willow:
Design apb_dut, start of the top module:
module apb_dut (
  input  wire        PSEL,
  input  wire        PENABLE,
  input  wire [31:0] PADDR,
  input  wire        PWRITE,
  input  wire [31:0] PWDATA,
  input  wire        PCLK,
  input  wire        PRESET,
  output reg  [31:0] PRDATA,
  output reg         PREADY,
  output reg         PSLVERR
);
  parameter IDLE   = 2'b00;
  parameter SETUP  = 2'b01;
  parameter ACCESS = 2'b10;
  reg [1:0] ps, ns;  
  reg [31:0] mem [31:0];  
  reg        mem_we;      
  always @(posedge PCLK) begin
    if (PRESET) begin
      ps <= IDLE;
    end else begin
      ps <= ns;
    end
  end
  always @(posedge PCLK) begin
    if (mem_we) begin
      mem[PADDR[4:0]] <= PWDATA;
    end
  end
  always @(*) begin
    ns      = ps;
    PREADY  = 1'b0;  
    PSLVERR = 1'b0;  
    mem_we  = 1'b0;
    PRDATA  = mem[PADDR[4:0]];
    case (ps)
      IDLE: begin
        if (PSEL == 1'b1 && PENABLE == 1'b0) begin
          ns = SETUP;
        end else begin
          ns = IDLE;
        end
      end
      SETUP: begin
        if (PSEL == 1'b1 && PENABLE == 1'b1) begin
          ns     = ACCESS;
          PREADY = 1'b1;  
          if (PADDR >= 32) begin  
            PSLVERR = 1'b1;
          end else begin
            if (PWRITE) begin
              mem_we = 1'b1;
            end
          end
        end else if (PSEL == 1'b1 && PENABLE == 1'b0) begin
          ns = SETUP;
        end else begin
          ns = IDLE;
        end
      end
      ACCESS: begin
        PREADY = 1'b1;  
        if (PADDR >= 32) begin
          PSLVERR = 1'b1;
        end
        if (PSEL == 1'b1 && PENABLE == 1'b0) begin
          ns = SETUP;
        end else if (PSEL == 1'b0 && PENABLE == 1'b0) begin
          ns = IDLE;
        end else begin
          ns = IDLE;
        end
      end
      default: ns = IDLE;
  ...
clock: 2.86 ns
lec_check: 0
cap_margin: 20
cell_pad_in_sites_detail_placement: 0
cell_pad_in_sites_global_placement: 0
core_aspect_ratio: 1.36
core_margin: 2
core_utilization: 70
cts_cluster_size: 100
gpl_routability_driven: 0
max_routing_layer: met5
min_routing_layer: met1
place_density_lb_addon: 0.05
setup_slack_margin: 0.83
slew_margin: 20
run.sh (not shown) runs the stock make flow with config.mk's settings and CLKGATE_MAP_FILE=.
Status(willow) = ERROR, stage = global routing (5_1_grt)
## Diff of input files: tundra against willow
==> flow/config.mk <==
export PLATFORM = sky130hd
export DESIGN_NAME = apb_dut
export DESIGN_NICKNAME = apb_dut
export VERILOG_FILES = /design/flow/design.v
export SDC_FILE = /design/flow/constraint.sdc
export NUM_CORES = 4
export LEC_CHECK = 0
export CAP_MARGIN = 20
export CORE_MARGIN = 2
export CORE_UTILIZATION = 11
export SLEW_MARGIN = 20
==> flow/constraint.sdc <==
create_clock -name core_clock -period 6.59 [get_ports {PCLK}]
set_input_delay 1.3180 -clock core_clock [delete_from_list [all_inputs] [get_ports {PCLK}]]
set_output_delay 1.3180 -clock core_clock [all_outputs]
set_load 0.01 [all_outputs]
Findings:
- Compared with willow, tundra shows a higher post-placement cell count.
- Summary of tundra over willow: core area went up by 0.30 mm², die size went up by 520%, standard-cell row count went up by 118.
- tundra | stages: all done | timing, DRC, antenna: all pass
The following lists how lagoon was set up differently from tundra:
-- flow/config.mk --
<<< tundra, line 10
export CORE_UTILIZATION = 11
>>> lagoon, line 10
export CORE_UTILIZATION = 34
==> flow/constraint.sdc <==
create_clock -name core_clock -period 4.19 [get_ports {PCLK}]
set_input_delay 0.8380 -clock core_clock [delete_from_list [all_inputs] [get_ports {PCLK}]]
set_output_delay 0.8380 -clock core_clock [all_outputs]
set_load 0.01 [all_outputs]
==> results <==
In summary, lagoon completed successfully, with a layout that passed the timing, design-rule and antenna checks.
lagoon vs tundra, hold slack went up by 24 ps.
Against tundra, first-pass GRT wire length in lagoon came out better.
Relative to tundra, critical path's largest stage delay decreased by 290 ps in lagoon.
Run comparison: tundra timing startpoint of the critical path PADDR[4]; lagoon timing startpoint of the critical path PADDR[0]
In terms of portion of total power attributed to combinational logic, tundra and lagoon differ only marginally.
lagoon against tundra: number of antenna violations at the first check in global routing now smaller, critical path depth up 1, smallest setup slack after layout moved down.
Against tundra, total power after layout in lagoon rose by more than half.
Per the comparison of lagoon with tundra, non-clock buffer count went up 120, global-route usage went up 12 points, number of cells on the worst reg-to-reg path held.
For indigo, these inputs were changed with respect to lagoon:
-- flow/config.mk --
<<< lagoon, line 10
export CORE_UTILIZATION = 34
>>> indigo, line 10
export CORE_UTILIZATION = 60
==> flow/constraint.sdc <==
create_clock -name core_clock -period 2.25 [get_ports {PCLK}]
set_input_delay 0.4500 -clock core_clock [delete_from_list [all_inputs] [get_ports {PCLK}]]
set_output_delay 0.4500 -clock core_clock [all_outputs]
set_load 0.01 [all_outputs]
[summary]
indigo finished every stage; the final checks, however, were not passed, the failures being setup timing. Relative contribution of the clock network to total power | indigo below lagoon. Compared with lagoon, in indigo share of the clock period used by the worst path saw an increase; fraction of power consumed by combinational cells now larger; cell area up 0.0045 mm²; tightest hold margin fell by 130 ps; non-clock buffer count higher. Between indigo and lagoon, met1 usage in global routing is higher for indigo, lagoon comes in under that.
[inputs] pepper vs indigo
-- flow/config.mk --
<<< indigo, line 8
>>> pepper, line 8
export ABC_AREA = 0
<<< indigo, line 10
export CORE_UTILIZATION = 60
>>> pepper, line 11
export CORE_UTILIZATION = 72
export CTS_CLUSTER_DIAMETER = 333
export CTS_CLUSTER_SIZE = 98
export PLACE_DENSITY = 0.4
export SETUP_SLACK_MARGIN = 0.42
==> flow/constraint.sdc <==
create_clock -name core_clock -period 2.33 [get_ports {PCLK}]
set_input_delay 0.4660 -clock core_clock [delete_from_list [all_inputs] [get_ports {PCLK}]]
set_output_delay 0.4660 -clock core_clock [all_outputs]
set_load 0.01 [all_outputs]
Notes after the runs:
Of indigo and pepper, only pepper never reached the final stage.
pepper vs. indigo: post-detailed-placement cell area about even; die area saw a decrease; synthesized area roughly the same; cell count after placement lower; post-CTS repair timing setup buffer count went up.


== build 22 ==
The RTL this note starts from:
==> flow/design.v <==
module apb_dut (
  input  wire        PSEL,
  input  wire        PENABLE,
  input  wire [31:0] PADDR,
  input  wire        PWRITE,
  input  wire [31:0] PWDATA,
  input  wire        PCLK,
  input  wire        PRESET,
  output reg  [31:0] PRDATA,
  output reg         PREADY,
  output reg         PSLVERR
);
  parameter IDLE   = 2'b00;
  parameter SETUP  = 2'b01;
  parameter ACCESS = 2'b10;
  reg [1:0] ps, ns;  
  reg [31:0] mem [31:0];  
  reg        mem_we;      
  always @(posedge PCLK) begin
    if (PRESET) begin
      ps <= IDLE;
    end else begin
      ps <= ns;
    end
  end
  always @(posedge PCLK) begin
    if (mem_we) begin
      mem[PADDR[4:0]] <= PWDATA;
    end
  end
  always @(*) begin
    ns      = ps;
    PREADY  = 1'b0;  
    PSLVERR = 1'b0;  
    mem_we  = 1'b0;
    PRDATA  = mem[PADDR[4:0]];
    case (ps)
      IDLE: begin
        if (PSEL == 1'b1 && PENABLE == 1'b0) begin
          ns = SETUP;
        end else begin
          ns = IDLE;
        end
      end
      SETUP: begin
        if (PSEL == 1'b1 && PENABLE == 1'b1) begin
          ns     = ACCESS;
          PREADY = 1'b1;  
          if (PADDR >= 32) begin  
            PSLVERR = 1'b1;
          end else begin
            if (PWRITE) begin
              mem_we = 1'b1;
            end
          end
        end else if (PSEL == 1'b1 && PENABLE == 1'b0) begin
          ns = SETUP;
        end else begin
          ns = IDLE;
        end
      end
      ACCESS: begin
        PREADY = 1'b1;  
        if (PADDR >= 32) begin
          PSLVERR = 1'b1;
        end
        if (PSEL == 1'b1 && PENABLE == 1'b0) begin
          ns = SETUP;
        end else if (PSEL == 1'b0 && PENABLE == 1'b0) begin
          ns = IDLE;
        end else begin
          ns = IDLE;
        end
      end
      default: ns = IDLE;
    endcase
  end
endmodule
clock: 2.96 ns
lec_check: 0
abc_area: 1
cap_margin: 0
cell_pad_in_sites_detail_placement: 2
cell_pad_in_sites_global_placement: 3
core_aspect_ratio: 1.92
core_margin: 2
core_utilization: 58
cts_cluster_size: 48
gpl_routability_driven: 1
max_routing_layer: met5
min_routing_layer: met1
place_density_lb_addon: 0.05
setup_slack_margin: 0.22
slew_margin: 15
tns_end_percent: 5
For build 22, the flow was terminated by a tool error in global placement without I/O and produced no final design.
Inputs modified between build 22 and build 5:
Settings: swapping 1 for 0 in GPL_ROUTABILITY_DRIVEN; clearing ABC_AREA, which used to be 1; clearing SETUP_SLACK_MARGIN, which used to be 0.22; swapping 3 for 0 in CELL_PAD_IN_SITES_GLOBAL_PLACEMENT; swapping 58 for 72 in CORE_UTILIZATION; swapping 48 for 100 in CTS_CLUSTER_SIZE; swapping 0 for 20 in CAP_MARGIN; swapping 2 for 0 in CELL_PAD_IN_SITES_DETAIL_PLACEMENT; clearing TNS_END_PERCENT, which used to be 5; swapping 15 for 20 in SLEW_MARGIN; swapping 1.92 for 0.64 in CORE_ASPECT_RATIO; swapping 2.96 for 3.17 in the clock period (ns, I/O delays scaled along).
What build 22 reported for placeable core area has to be multiplied by 0.74 to get the figure for build 5.
Sequential fraction of the synthesis area ends up lower on build 22.
Delta (build 5 minus build 22): synthesized cell count went down 2001, unique cell type count in the Yosys netlist went up 11, vertical extent of the die went down 190 um.
Of the runs build 5 and build 22, none of them finished clean.
In build 5 the implementation ran to completion but is not tape-out ready, as the final checks report setup timing.
Build 22 → build 5: area fraction in and, or, nand and nor cells fell by 23 points, synthesized area fell by about 8%, die size fell by about 26%.
Inputs modified between build 5 and build 39:
Settings: PLACE_DENSITY_LB_ADDON: 0.05 -> unset; MAX_ROUTING_LAYER: met5 -> unset; MIN_ROUTING_LAYER: met1 -> unset; CELL_PAD_IN_SITES_GLOBAL_PLACEMENT: 0 -> unset; SETUP_SLACK_MARGIN: unset -> 0.62; CTS_CLUSTER_SIZE: 100 -> 33; GPL_ROUTABILITY_DRIVEN: 0 -> unset; CELL_PAD_IN_SITES_DETAIL_PLACEMENT: 0 -> unset; CORE_ASPECT_RATIO: 0.64 -> unset; the clock period (ns, I/O delays scaled along): 3.17 -> 2.33.
Notes after the runs:
Seen in the log of build 39: DPL-0038 during global routing, after which the run never completed. Compared with build 5, build 39 shows number of clock buffers inserted by TritonCTS higher by about 10%. Higher overall die width among build 39 and build 5: build 5. Build 5 → build 39: detailed-placement wirelength estimate saw a decrease, part of the Yosys area used for sequential elements saw little to no change, total setup buffers inserted after CTS saw an increase, starting density of the core saw little to no change, count of placed standard cells including taps saw a decrease. Taking build 39 over build 5, the post-cts resize count ratio works out to 2.8.
Edits applied to the flow inputs when going from build 39 to build 19:
Settings: SETUP_SLACK_MARGIN no longer set, was 0.62; CORE_UTILIZATION now 40, was 72; CTS_CLUSTER_SIZE no longer set, was 33; the clock period (ns, I/O delays scaled along) now 4.2, was 2.33.
## What came out
Die area: build 19 vs build 39 up 44000 um^2. Build 39 -> build 19: synthesized cell count delta 0, exact match. Build 19: all stages complete, timing, DRC and antenna checks passed. Side by side, post-cts repair resize count turned out lower in build 19 than in build 39. Going from build 39 to build 19, area of the placeable core up 80%, number of register bits inferred by synthesis flat.
Input-level comparison between build 53 and build 19:
Settings: a change of CORE_UTILIZATION from 40 to 38; a change of CORE_MARGIN from 2 to 9; an added CTS_CLUSTER_DIAMETER of 126; a change of CAP_MARGIN from 20 to 5; an added ABC_AREA of 1; a change of SLEW_MARGIN from 20 to 40.
### Flow results
Relative to build 19, build 53 improves fmax.
Core utilization before placement in build 53 vs build 19: down 2.1 points
Summary of the comparison: via count normalized by instance count is lower in build 53, relative to build 19.
Setup changes, build 53 to build 29
Settings: ABC_AREA changed from 1 to 0; CORE_MARGIN changed from 9 to 2; CTS_CLUSTER_SIZE newly set to 98; CAP_MARGIN changed from 5 to 20; SLEW_MARGIN changed from 40 to 20; SETUP_SLACK_MARGIN newly set to 0.53; CTS_CLUSTER_DIAMETER changed from 126 to 333; PLACE_DENSITY newly set to 0.4; CORE_UTILIZATION changed from 38 to 72; the clock period (ns, I/O delays scaled along) changed from 4.2 to 2.33.
## What came out
Tool error DPL-0033 stopped build 29 during global routing; no final results. Looking at number of standard cells reported by yosys across build 29 and build 53, the one that comes out lower is build 29. Build 29 ended up with a lower gate count after technology mapping than build 53 did. The final estimated routing congestion in global placement in build 53 is 0.900 times that in build 29.


Starts from the design.v that is shown in full above.
==> flow/config.mk <==
export PLATFORM = sky130hd
export DESIGN_NAME = apb_dut
export DESIGN_NICKNAME = apb_dut
export VERILOG_FILES = /design/flow/design.v
export SDC_FILE = /design/flow/constraint.sdc
export NUM_CORES = 4
export LEC_CHECK = 0
export ABC_AREA = 1
export CAP_MARGIN = 35
export CORE_MARGIN = 5
export CORE_UTILIZATION = 38
export CTS_CLUSTER_DIAMETER = 115
export GPL_ROUTABILITY_DRIVEN = 1
export HOLD_SLACK_MARGIN = 0.24
export SLEW_MARGIN = 40
==> flow/constraint.sdc <==
create_clock -name core_clock -period 4.2 [get_ports {PCLK}]
set_input_delay 0.8400 -clock core_clock [delete_from_list [all_inputs] [get_ports {PCLK}]]
set_output_delay 0.8400 -clock core_clock [all_outputs]
set_load 0.01 [all_outputs]
The baseline completed without violations.
Rerun with:
Settings changed: ABC_AREA 1 to default, CAP_MARGIN 35 to 20, CORE_MARGIN 5 to 2, CORE_UTILIZATION 38 to 72, CTS_CLUSTER_DIAMETER 115 to default, CTS_CLUSTER_SIZE from default to 33, GPL_ROUTABILITY_DRIVEN 1 to default, HOLD_SLACK_MARGIN 0.24 to default, SETUP_SLACK_MARGIN from default to -0.18, SLEW_MARGIN 40 to 20.
Clock period 4.2 ns to 2.33 ns, I/O delays scaled along.
=> The changed run never finished: it broke off in global routing (DPL-0033). Synthesized cell count drops by 49%. Die area drops by 53%. Synthesized area drops by 7.9%.
Rerun with:
Settings changed: ABC_AREA from default to 0, CTS_CLUSTER_DIAMETER from default to 204, CTS_CLUSTER_SIZE 33 to 47, PLACE_DENSITY_LB_ADDON from default to 0.17, SETUP_SLACK_MARGIN -0.18 to 0.69.
The new run never finished: it broke off in global routing, error ODB-0269.
Die size is unchanged.
Area after synthesis does not change.
Synthesized cell count stays the same.
Rerun with:
Settings changed: PLACE_DENSITY_LB_ADDON 0.17 to default.
Outcome: The new run did not get past global routing; synthesized area stays the same; die area stays the same; synthesized cell count stays the same.


RTL: the design.v shown in full above, as it stands there.
make LEC_CHECK=0 ABC_AREA=1 CAP_MARGIN=25 CORE_MARGIN=5 CORE_UTILIZATION=38 CTS_CLUSTER_DIAMETER=115 GPL_ROUTABILITY_DRIVEN=0 HOLD_SLACK_MARGIN=0.24 SLEW_MARGIN=40 finish   # period 4.2 ns
Change:
==> flow/config.mk (replaced) <==
export PLATFORM = sky130hd
export DESIGN_NAME = apb_dut
export DESIGN_NICKNAME = apb_dut
export VERILOG_FILES = /design/flow/design.v
export SDC_FILE = /design/flow/constraint.sdc
export NUM_CORES = 4
export LEC_CHECK = 0
export ABC_AREA = 0
export CAP_MARGIN = 20
export CORE_MARGIN = 2
export CORE_UTILIZATION = 72
export CTS_CLUSTER_DIAMETER = 204
export CTS_CLUSTER_SIZE = 47
export SETUP_SLACK_MARGIN = 0.67
export SLEW_MARGIN = 20
==> flow/constraint.sdc (replaced) <==
create_clock -name core_clock -period 2.33 [get_ports {PCLK}]
set_input_delay 0.4660 -clock core_clock [delete_from_list [all_inputs] [get_ports {PCLK}]]
set_output_delay 0.4660 -clock core_clock [all_outputs]
set_load 0.01 [all_outputs]
Effect: This time the run did not get past global routing with ODB-0269. Area after synthesis falls by 7.9%. Synthesized cell count falls by 49%. Die area falls by 53%.
Change:
--- a/flow/config.mk
+++ b/flow/config.mk
@@ -8 +7,0 @@
-export ABC_AREA = 0
@@ -9,0 +9,3 @@
+export CELL_PAD_IN_SITES_DETAIL_PLACEMENT = 0
+export CELL_PAD_IN_SITES_GLOBAL_PLACEMENT = 0
+export CORE_ASPECT_RATIO = 0.64
@@ -12,3 +14,6 @@
-export CTS_CLUSTER_DIAMETER = 204
-export CTS_CLUSTER_SIZE = 47
-export SETUP_SLACK_MARGIN = 0.67
+export CTS_CLUSTER_SIZE = 34
+export GPL_ROUTABILITY_DRIVEN = 0
+export MAX_ROUTING_LAYER = met5
+export MIN_ROUTING_LAYER = met1
+export PLACE_DENSITY = 0.44
+export SETUP_SLACK_MARGIN = 0.83
==> flow/constraint.sdc (replaced) <==
create_clock -name core_clock -period 2.86 [get_ports {PCLK}]
set_input_delay 0.5720 -clock core_clock [delete_from_list [all_inputs] [get_ports {PCLK}]]
set_output_delay 0.5720 -clock core_clock [all_outputs]
set_load 0.01 [all_outputs]
The changed run aborted during global routing with DPL-0038.
Area after synthesis stays the same.
Synthesized cell count is unchanged.
Die area stays flat.
Change:
--- a/flow/config.mk
+++ b/flow/config.mk
@@ -14 +14 @@
-export CTS_CLUSTER_SIZE = 34
+export CTS_CLUSTER_SIZE = 100
@@ -18,2 +18,2 @@
-export PLACE_DENSITY = 0.44
-export SETUP_SLACK_MARGIN = 0.83
+export PLACE_DENSITY_LB_ADDON = 0.05
+export SETUP_SLACK_MARGIN = -0.27
==> flow/constraint.sdc (replaced) <==
create_clock -name core_clock -period 2.7 [get_ports {PCLK}]
set_input_delay 0.5400 -clock core_clock [delete_from_list [all_inputs] [get_ports {PCLK}]]
set_output_delay 0.5400 -clock core_clock [all_outputs]
set_load 0.01 [all_outputs]
The new run completed, yet does not pass: negative setup slack; die area stays the same; synthesized area stays the same; synthesized cell count is unchanged.
Change:
==> flow/config.mk (replaced) <==
export PLATFORM = sky130hd
export DESIGN_NAME = apb_dut
export DESIGN_NICKNAME = apb_dut
export VERILOG_FILES = /design/flow/design.v
export SDC_FILE = /design/flow/constraint.sdc
export NUM_CORES = 4
export LEC_CHECK = 0
export CAP_MARGIN = 20
export CORE_MARGIN = 2
export CORE_UTILIZATION = 40
export SLEW_MARGIN = 20
==> flow/constraint.sdc (replaced) <==
create_clock -name core_clock -period 4.19 [get_ports {PCLK}]
set_input_delay 0.8380 -clock core_clock [delete_from_list [all_inputs] [get_ports {PCLK}]]
set_output_delay 0.8380 -clock core_clock [all_outputs]
set_load 0.01 [all_outputs]
After rerunning: The changed run reached the layout checks and failed them: negative setup slack; worst setup slack gains 420 ps; routed wire length came out lower by 17%; power came out lower by about 33%; count of clock-buffer cells in the layout came out higher by 4; global-route usage came out lower by 22 points; non-clock buffer count came out lower by 101; utilization came out lower by 41 points; register-to-register slack gains 1200 ps.
Change:
--- a/flow/config.mk
+++ b/flow/config.mk
@@ -8,4 +8,8 @@
-export CAP_MARGIN = 20
-export CORE_MARGIN = 2
-export CORE_UTILIZATION = 40
-export SLEW_MARGIN = 20
+export ABC_AREA = 1
+export CAP_MARGIN = 10
+export CORE_MARGIN = 9
+export CORE_UTILIZATION = 38
+export CTS_CLUSTER_DIAMETER = 126
+export GPL_ROUTABILITY_DRIVEN = 0
+export HOLD_SLACK_MARGIN = 0.24
+export SLEW_MARGIN = 40
==> flow/constraint.sdc (replaced) <==
create_clock -name core_clock -period 4.2 [get_ports {PCLK}]
set_input_delay 0.8400 -clock core_clock [delete_from_list [all_inputs] [get_ports {PCLK}]]
set_output_delay 0.8400 -clock core_clock [all_outputs]
set_load 0.01 [all_outputs]
This time the run completed without violations.
Design area grows by 3.7%.
Via count goes up by 34%.
Sequential power stays flat.
Power and IR drop assume default switching activity.
